Design alu16_top, start of the top module:
module alu16_top(clk, valA, valB, aluop, sub, lr, cc, result);
Size: ~980 cells after synthesis, about 57 flip-flops, ~59 I/O pins, roughly 6000 sq um of cells after synthesis.
export LEC_CHECK = 0
export ABC_AREA = 1
export CAP_MARGIN = 10
export CORE_MARGIN = 2
export CORE_UTILIZATION = 72
export PLACE_DENSITY = 0.4
export SETUP_SLACK_MARGIN = 0.11
export SLEW_MARGIN = 20
create_clock -name core_clock -period 3.78 [get_ports {clk}]
run.sh (not shown) runs the stock make flow with config.mk's settings and CLKGATE_MAP_FILE=.
==> next run, changes <==
Settings changed: ABC_AREA 1 to unset, CAP_MARGIN 10 to 20, CORE_UTILIZATION 72 to 25, PLACE_DENSITY 0.4 to unset, SETUP_SLACK_MARGIN 0.11 to unset.
Clock period 3.78 ns to 4.55 ns, I/O delays scaled along.
Setup slack gains 100 ps.
Routed wire length rises by well over a third.
Die size came out higher to 3.1 times its value.
Synthesized cell count shrinks by roughly a tenth.
Sequential share of layout area fell by 3.0 points.
Synthesized area came out higher by roughly a tenth.
Via count decreases slightly.
Global-route usage falls by 28 points.
==> next run, changes <==
Settings changed: CORE_UTILIZATION 25 to 72, CTS_CLUSTER_DIAMETER set to 392, CTS_CLUSTER_SIZE set to 100.
Clock period 4.55 ns to 3.67 ns, I/O delays scaled along.
Effect:
- The changed run failed in clock tree synthesis
- synthesized area stays the same
- die size is lower by 64%
- synthesized cell count is unchanged
==> next run, changes <==
Settings changed: CORE_UTILIZATION 72 to 57, CTS_CLUSTER_DIAMETER 392 to unset, CTS_CLUSTER_SIZE 100 to 64, SETUP_SLACK_MARGIN set to -0.3.
Clock period 3.67 ns to 3.41 ns, I/O delays scaled along.
The changed run finished with setup timing left.
Synthesized cell count does not change.
Die area is higher by 25%.
Area after synthesis does not change.

---

alu16_top again, from the RTL that the note above started with.
Settings: LEC_CHECK=0, ABC_AREA=1, CAP_MARGIN=20, CORE_MARGIN=2, CORE_UTILIZATION=68, CTS_CLUSTER_DIAMETER=57, CTS_CLUSTER_SIZE=37, HOLD_SLACK_MARGIN=0.24, SETUP_SLACK_MARGIN=-0.3, SLEW_MARGIN=20; clock period 3.0 ns.
The first run ended with an error in 5_1_grt (GRT-0116).
Next try:
CAP_MARGIN = 10   (was 20)
CORE_UTILIZATION = 72   (was 68)
CTS_CLUSTER_DIAMETER = unset   (was 57)
CTS_CLUSTER_SIZE = unset   (was 37)
HOLD_SLACK_MARGIN = unset   (was 0.24)
SETUP_SLACK_MARGIN = unset   (was -0.3)
clock period = 4.29 ns   (was 3.0 ns; I/O delays follow)
Outcome: The changed run completed with no timing, DRC or antenna violations; die area fell by about 5.3%; synthesized cell count does not change; synthesized area stays the same.

---

alu16_top again, from the RTL that the note above started with.
export LEC_CHECK = 0
export ABC_AREA = 1
export CAP_MARGIN = 15
export CELL_PAD_IN_SITES_DETAIL_PLACEMENT = 2
export CORE_MARGIN = 2
export CORE_UTILIZATION = 40
export GPL_TIMING_DRIVEN = 1
export HOLD_SLACK_MARGIN = 0.12
export MAX_ROUTING_LAYER = met5
export MIN_ROUTING_LAYER = met2
export SLEW_MARGIN = 20
export TNS_END_PERCENT = 40
create_clock -name core_clock -period 3.1 [get_ports {clk}]
The starting point failed in 3_5_place_dp.
Rerun with:
ABC_AREA = not set   (was 1)
CAP_MARGIN = 20   (was 15)
CELL_PAD_IN_SITES_DETAIL_PLACEMENT = not set   (was 2)
GPL_TIMING_DRIVEN = not set   (was 1)
HOLD_SLACK_MARGIN = not set   (was 0.12)
MAX_ROUTING_LAYER = not set   (was met5)
MIN_ROUTING_LAYER = not set   (was met2)
TNS_END_PERCENT = not set   (was 40)
clock period = 4.7 ns   (was 3.1 ns; I/O delays follow)
With this change the flow passed the timing, design-rule and antenna checks.
Synthesized cell count is lower by 12%.
Synthesized area is higher by 12%.
Die area is higher by 11%.
Rerun with:
CORE_ASPECT_RATIO = 1.79   (was not set)
CORE_UTILIZATION = 68   (was 40)
CTS_CLUSTER_DIAMETER = 220   (was not set)
CTS_CLUSTER_SIZE = 98   (was not set)
SETUP_SLACK_MARGIN = -0.44   (was not set)
Outcome: The changed run stopped in 5_1_grt, error GRT-0116; die area decreases by 40%; synthesized cell count is unchanged; synthesized area does not change.
Rerun with:
CAP_MARGIN = 10   (was 20)
CELL_PAD_IN_SITES_GLOBAL_PLACEMENT = 3   (was not set)
CORE_ASPECT_RATIO = 1.23   (was 1.79)
CORE_MARGIN = 4   (was 2)
CORE_UTILIZATION = 40   (was 68)
CTS_CLUSTER_DIAMETER = not set   (was 220)
CTS_CLUSTER_SIZE = 25   (was 98)
GPL_ROUTABILITY_DRIVEN = 0   (was not set)
GPL_TIMING_DRIVEN = 0   (was not set)
MAX_ROUTING_LAYER = met4   (was not set)
MIN_ROUTING_LAYER = met1   (was not set)
SETUP_SLACK_MARGIN = not set   (was -0.44)
SLEW_MARGIN = 35   (was 20)
TNS_END_PERCENT = 55   (was not set)
This time the run finished with timing, DRC and antenna clean.
Synthesized area stays the same.
Synthesized cell count is unchanged.
Die area rises by 77%.
Rerun with:
CAP_MARGIN = 20   (was 10)
CELL_PAD_IN_SITES_GLOBAL_PLACEMENT = not set   (was 3)
CORE_ASPECT_RATIO = not set   (was 1.23)
CORE_MARGIN = 2   (was 4)
CORE_UTILIZATION = 61   (was 40)
CTS_CLUSTER_SIZE = not set   (was 25)
GPL_ROUTABILITY_DRIVEN = not set   (was 0)
GPL_TIMING_DRIVEN = not set   (was 0)
MAX_ROUTING_LAYER = not set   (was met4)
MIN_ROUTING_LAYER = not set   (was met1)
SLEW_MARGIN = 20   (was 35)
TNS_END_PERCENT = not set   (was 55)
clock period = 2.27 ns   (was 4.7 ns; I/O delays follow)
- This time the run failed in 5_1_grt
- synthesized area is unchanged
- synthesized cell count stays the same
- die size fell by well over a third

---

Starting RTL as in the previous note.
Design alu16_top, start of the top module:
module alu16_top(clk, valA, valB, aluop, sub, lr, cc, result);
	input clk;
	input [15:0] valA, valB;
	input [3:0] aluop;
	input sub, lr;
	output reg [3:0] cc;
	output reg [15:0] result;
	reg [15:0] a_q, b_q;
	reg [3:0] op_q;
	reg sub_q, lr_q;
	wire [3:0] cc_w;
	wire [15:0] result_w;
	ALU alu(.valA(a_q), .valB(b_q), .aluop(op_q), .sub(sub_q), .lr(lr_q), .cc(cc_w), .result(result_w));
	always @(posedge clk) begin
		a_q <= valA;
		b_q <= valB;
		op_q <= aluop;
		sub_q <= sub;
		lr_q <= lr;
		cc <= cc_w;
		result <= result_w;
	end
endmodule
clock: 3.6 ns
lec_check: 0
abc_area: 1
cap_margin: 20
core_aspect_ratio: 1.17
core_margin: 2
core_utilization: 71
cts_cluster_diameter: 47
cts_cluster_size: 25
gpl_routability_driven: 1
min_routing_layer: met1
place_density_lb_addon: 0.27
slew_margin: 20
Next try:
Settings changed: ABC_AREA 1 to 0, CORE_UTILIZATION 71 to 65, CTS_CLUSTER_DIAMETER 47 to not set, CTS_CLUSTER_SIZE 25 to not set, PLACE_DENSITY_LB_ADDON 0.27 to not set.
Clock period 3.6 ns to 3.63 ns, I/O delays scaled along.
Outcome: Now the flow failed in 5_1_grt; synthesized cell count is lower by roughly a tenth; area after synthesis is higher by roughly a tenth; die area is higher by about a fifth.
Next try:
Settings changed: ABC_AREA 0 to 1, CORE_UTILIZATION 65 to 58.
Clock period 3.63 ns to 2.87 ns, I/O delays scaled along.
Effect:
- Now the flow ran to the end with violations: setup timing
- die area is about the same
- area after synthesis decreases by 11%
- synthesized cell count increases by 14%
Next try:
Settings changed: CORE_UTILIZATION 58 to 15, PLACE_DENSITY_LB_ADDON set to 0.14, SETUP_SLACK_MARGIN set to 1.23.
Clock period 2.87 ns to 6.38 ns, I/O delays scaled along.
After rerunning:
- The new run went through all stages and came out clean
- sequential share of layout area increases by 1.9 points
- routed wire length came out higher by 7.3%
- power shrinks by 59%
- setup slack improved by 2800 ps
- synthesized cell count stays the same
- non-clock buffer count falls by 165
- combinational power falls by about 70%
Next try:
Settings changed: ABC_AREA 1 to 0, CAP_MARGIN 20 to 10, CORE_ASPECT_RATIO 1.17 to 0.72, CORE_UTILIZATION 15 to 72, PLACE_DENSITY_LB_ADDON 0.14 to not set, SETUP_SLACK_MARGIN 1.23 to 0.43, TNS_END_PERCENT set to 5.
The new run produced a clean layout.
Global-route usage came out higher by 37 points.
Final cell count came out lower by 36%.
Synthesized area came out higher by 12%.
Design area barely changes.
Wire length came out lower by about 6%.
Hold slack improved by 46 ps.
Next try:
Settings changed: ABC_AREA 0 to 1, CAP_MARGIN 10 to 20, CORE_ASPECT_RATIO 0.72 to 1.78, CORE_UTILIZATION 72 to 57, GPL_TIMING_DRIVEN set to 0, PLACE_DENSITY_LB_ADDON set to 0.14, SETUP_SLACK_MARGIN 0.43 to 1.23, TNS_END_PERCENT 5 to not set.
Result: Setup slack is better by 370 ps; wire length falls by a little under a tenth; utilization falls by 15 points; sequential power falls by a little under a tenth; area after synthesis falls by roughly a tenth.

---

Starting RTL as in the previous note.
clock: 2.27 ns
lec_check: 0
cap_margin: 20
core_margin: 2
core_utilization: 70
cts_cluster_diameter: 246
cts_cluster_size: 37
hold_slack_margin: -0.08
place_density: 0.69
slew_margin: 20
The baseline did not get past detailed placement (3_5_place_dp) on DPL-0038.
Next try:
Settings changed: CORE_UTILIZATION 70 to 13, CTS_CLUSTER_DIAMETER 246 to unset, CTS_CLUSTER_SIZE 37 to unset, HOLD_SLACK_MARGIN -0.08 to unset, PLACE_DENSITY 0.69 to unset.
Clock period 2.27 ns to 5.01 ns, I/O delays scaled along.
=> The new run went through all stages and came out clean; die area rose to 5.1 times its value; synthesized cell count stays the same; synthesized area is unchanged.
Next try:
Settings changed: CORE_UTILIZATION 13 to 65, CTS_CLUSTER_DIAMETER set to 29, CTS_CLUSTER_SIZE set to 38, TNS_END_PERCENT set to 5.
Clock period 5.01 ns to 3.82 ns, I/O delays scaled along.
Effect: The changed run finished with negative setup slack left; global-route usage goes up by 38 points; fmax goes up by about a fifth; synthesized area does not change; final area goes up by a few percent; sequential share of layout area goes down by 0.43 points; core utilization goes up by 70 points; routed wire length goes down by roughly a tenth; power goes up by a quarter to a third.
Next try:
Settings changed: CORE_UTILIZATION 65 to 40, CTS_CLUSTER_DIAMETER 29 to unset, CTS_CLUSTER_SIZE 38 to unset, TNS_END_PERCENT 5 to unset.
Clock period 3.82 ns to 4.55 ns, I/O delays scaled along.
Effect:
- The new run finished with timing, DRC and antenna clean
- core utilization went down by 38 points
- register-to-register slack is better by 410 ps
- total power went down by 16%
- final cell count went up by 1.5%
- final area went down by 8.0%
- die size went up by 60%
- first-iteration DRC count went down by 46%
- via count went down by 13%

---

wip/xenon:
alu16_top again, from the RTL that the note above started with.
Settings: LEC_CHECK=0, ABC_AREA=0, CAP_MARGIN=25, CELL_PAD_IN_SITES_DETAIL_PLACEMENT=2, CELL_PAD_IN_SITES_GLOBAL_PLACEMENT=1, CORE_ASPECT_RATIO=0.54, CORE_MARGIN=5, CORE_UTILIZATION=57, CTS_CLUSTER_DIAMETER=219, GPL_ROUTABILITY_DRIVEN=1, GPL_TIMING_DRIVEN=0, MIN_ROUTING_LAYER=met2, PLACE_DENSITY_LB_ADDON=0.03, SLEW_MARGIN=10, TNS_END_PERCENT=70; clock period 6.38 ns.
What ended wip/xenon was a tool error in 3_5_place_dp; the run never finished.
Inputs modified between wip/xenon and wip/amber:
- PLACE_DENSITY_LB_ADDON no longer set, was 0.03
- CORE_MARGIN now 2, was 5
- CAP_MARGIN now 15, was 25
- CELL_PAD_IN_SITES_GLOBAL_PLACEMENT no longer set, was 1
- MAX_ROUTING_LAYER now met5, previously not set
- CORE_UTILIZATION now 40, was 57
- CORE_ASPECT_RATIO no longer set, was 0.54
- SLEW_MARGIN now 20, was 10
- TNS_END_PERCENT now 5, was 70
- ABC_AREA no longer set, was 0
- CTS_CLUSTER_DIAMETER no longer set, was 219
- GPL_ROUTABILITY_DRIVEN no longer set, was 1
- HOLD_SLACK_MARGIN now 0.12, previously not set
- the clock period (ns, I/O delays scaled along) now 3.1, was 6.38
==> comparison <==
Stage in which a tool error killed wip/amber: 5_1_grt. Die extent in y for wip/amber is higher than for wip/xenon. Taking wip/xenon as the reference, in wip/amber die area now sits higher, core region area up 42%, XOR/XNOR share of the synthesized area comparable.
The following lists how wip/nickel was set up differently from wip/amber:
- removing MIN_ROUTING_LAYER (formerly met2)
- changing HOLD_SLACK_MARGIN from 0.12 to 0.24
- setting CTS_CLUSTER_DIAMETER to 57 for the first time
- setting CTS_CLUSTER_SIZE to 37 for the first time
- setting ABC_AREA to 1 for the first time
- removing TNS_END_PERCENT (formerly 5)
- setting SETUP_SLACK_MARGIN to -0.3 for the first time
- removing CELL_PAD_IN_SITES_DETAIL_PLACEMENT (formerly 2)
- changing CAP_MARGIN from 15 to 20
- removing MAX_ROUTING_LAYER (formerly met5)
- changing CORE_UTILIZATION from 40 to 68
- removing GPL_TIMING_DRIVEN (formerly 0)
### Flow results
- Against wip/amber, wip/nickel reports a post-synthesis area per instance that is lower.
- Per the comparison of wip/nickel with wip/amber, buffers inserted during post-CTS setup optimization lost 41; cell count listed in synth_stat.txt picked up an extra 121; XOR/XNOR share of the synthesized area lost 1.3 points; initial core utilization picked up an extra 29 points.
- Of wip/nickel and wip/amber, none finishes clean.
- wip/nickel: aborted in 5_1_grt (tool error)
- Status(wip/amber) = ERROR, stage = 5_1_grt
- In wip/nickel, share of synthesized cell area in full adder, half adder and majority cells is higher than in wip/amber.
What wip/quartz does differently from wip/nickel at the input level:
- a deleted CTS_CLUSTER_DIAMETER that had been 57
- an added PLACE_DENSITY_LB_ADDON of 0.27
- an added GPL_TIMING_DRIVEN of 1
- a deleted ABC_AREA that had been 1
- a change of CAP_MARGIN from 20 to 15
- a deleted SETUP_SLACK_MARGIN that had been -0.3
- a change of CORE_UTILIZATION from 68 to 40
- an added MAX_ROUTING_LAYER of met4
- an added CELL_PAD_IN_SITES_DETAIL_PLACEMENT of 2
- a change of HOLD_SLACK_MARGIN from 0.24 to 0.12
- an added MIN_ROUTING_LAYER of met2
- a deleted CTS_CLUSTER_SIZE that had been 37
Findings:
- wip/quartz: adder-cell share of the synthesized area 1.4 points below wip/nickel
- | cell area after synthesis | higher: wip/quartz |
- Re sequential fraction of the synthesis area: wip/quartz is 2.0 points down on wip/nickel.
- Sort wip/quartz and wip/nickel by synthesized cell count, descending, and wip/nickel comes first.
- wip/quartz never completed, since it errored out during 3_5_place_dp.

---

red:
alu16_top again, from the RTL that the note above started with.
Settings: LEC_CHECK=0, ABC_AREA=0, CAP_MARGIN=20, CORE_ASPECT_RATIO=1.17, CORE_MARGIN=2, CORE_UTILIZATION=66, GPL_ROUTABILITY_DRIVEN=1, MIN_ROUTING_LAYER=met1, SLEW_MARGIN=20; clock period 3.61 ns.
red got as far as clock tree synthesis, where a tool error ended the run.
--- input diff red..blue ---
# red
export LEC_CHECK = 0
export ABC_AREA = 0
export CAP_MARGIN = 20
export CORE_ASPECT_RATIO = 1.17
export CORE_MARGIN = 2
export CORE_UTILIZATION = 66
export GPL_ROUTABILITY_DRIVEN = 1
export MIN_ROUTING_LAYER = met1
export SLEW_MARGIN = 20
create_clock -name core_clock -period 3.61 [get_ports {clk}]
# blue
export LEC_CHECK = 0
export ABC_AREA = 1
export CAP_MARGIN = 20
export CORE_ASPECT_RATIO = 1.17
export CORE_MARGIN = 2
export CORE_UTILIZATION = 64
export GPL_ROUTABILITY_DRIVEN = 1
export MIN_ROUTING_LAYER = met1
export SLEW_MARGIN = 20
create_clock -name core_clock -period 2.88 [get_ports {clk}]
==> results <==
blue did not finish: a tool error stopped it during global routing. Taking blue over red, the cell area after synthesis ratio works out to 0.894. Summary — die span in x, blue relative to red: lower, by 3.8%. Number of placement rows sits lower in blue than in red. Effective utilization at floorplan: blue vs red down 3.0 points. Last weighted congestion value of the routability-driven placer on blue is down relative to red. blue ended up with simple AND/OR/NAND/NOR gates as its dominant kind of combinational cell; red ended up with AND-OR/OR-AND gates. In the reports for red and blue, the smaller area inside the core boundary belongs to blue. Compare red and blue | sequential fraction of the synthesis area lower: red.
--- input diff blue..green ---
# blue
export LEC_CHECK = 0
export ABC_AREA = 1
export CAP_MARGIN = 20
export CORE_ASPECT_RATIO = 1.17
export CORE_MARGIN = 2
export CORE_UTILIZATION = 64
export GPL_ROUTABILITY_DRIVEN = 1
export MIN_ROUTING_LAYER = met1
export SLEW_MARGIN = 20
create_clock -name core_clock -period 2.88 [get_ports {clk}]
# green
export LEC_CHECK = 0
export ABC_AREA = 0
export CAP_MARGIN = 20
export CORE_ASPECT_RATIO = 1.17
export CORE_MARGIN = 2
export CORE_UTILIZATION = 66
export GPL_ROUTABILITY_DRIVEN = 1
export MIN_ROUTING_LAYER = met1
export SLEW_MARGIN = 20
create_clock -name core_clock -period 3.59 [get_ports {clk}]
==> comparison <==
Compared with blue, in green synthesized area per cell went up; proportion of synthesized area in mux cells increased 12 points; die size up 8.1%; die outline width rose 3.7 um. green failed in clock tree synthesis with DPL-0033. On number of cells produced by synthesis, the lower figure sits with green, not blue. Sort green and blue by number of cell instances after yosys synthesis desc -> top: blue.
Relative to green, the following input files were edited for orange:
# green
export LEC_CHECK = 0
export ABC_AREA = 0
export CAP_MARGIN = 20
export CORE_ASPECT_RATIO = 1.17
export CORE_MARGIN = 2
export CORE_UTILIZATION = 66
export GPL_ROUTABILITY_DRIVEN = 1
export MIN_ROUTING_LAYER = met1
export SLEW_MARGIN = 20
create_clock -name core_clock -period 3.59 [get_ports {clk}]
# orange
export LEC_CHECK = 0
export ABC_AREA = 0
export CAP_MARGIN = 20
export CORE_ASPECT_RATIO = 0.5
export CORE_MARGIN = 2
export CORE_UTILIZATION = 44
export GPL_ROUTABILITY_DRIVEN = 1
export MIN_ROUTING_LAYER = met1
export PLACE_DENSITY_LB_ADDON = 0.14
export SLEW_MARGIN = 20
export TNS_END_PERCENT = 15
create_clock -name core_clock -period 6.38 [get_ports {clk}]
## What came out
No stage failed in orange, and the final checks on the layout all came back clean.
From orange to green, compound-cell area share of the yosys netlist did not move at all.
Relative to green, the area of the core measured on orange has increased by more than a quarter.
Looking at post-DP HPWL, orange sits below green.
Diff green and orange: die size lower in green
The inputs of purple differ from those of orange as listed below.
# orange
export LEC_CHECK = 0
export ABC_AREA = 0
export CAP_MARGIN = 20
export CORE_ASPECT_RATIO = 0.5
export CORE_MARGIN = 2
export CORE_UTILIZATION = 44
export GPL_ROUTABILITY_DRIVEN = 1
export MIN_ROUTING_LAYER = met1
export PLACE_DENSITY_LB_ADDON = 0.14
export SLEW_MARGIN = 20
export TNS_END_PERCENT = 15
create_clock -name core_clock -period 6.38 [get_ports {clk}]
# purple
export LEC_CHECK = 0
export ABC_AREA = 0
export CAP_MARGIN = 20
export CORE_ASPECT_RATIO = 1.17
export CORE_MARGIN = 2
export CORE_UTILIZATION = 23
export GPL_ROUTABILITY_DRIVEN = 0
export MIN_ROUTING_LAYER = met1
export PLACE_DENSITY_LB_ADDON = 0.18
export SETUP_SLACK_MARGIN = 1.23
export SLEW_MARGIN = 20
create_clock -name core_clock -period 6.38 [get_ports {clk}]
Results
The final layouts of orange and purple pass the timing, design-rule and antenna checks.
Changes observed in purple relative to orange: CTS sink count has remained practically unchanged; quantity of gates resized following cts has remained practically unchanged.
Setup slack after placement is lower on purple
Of orange and purple, the lower met3 wire length belongs to purple.
Against orange, purple comes in 1.4 points lower on remaining max-slew budget at the tightest pin.
Compared with orange, purple shows a higher design area.
Diff orange -> purple: worst setup slack lower, post-route total power lower, portion of total power attributed to combinational logic higher, via count lower.
Of purple and orange, it is purple that has the higher proportion of final cell area spent on non-clock buffers.
No activity file was given, so power comes from the tool's default toggle rates.
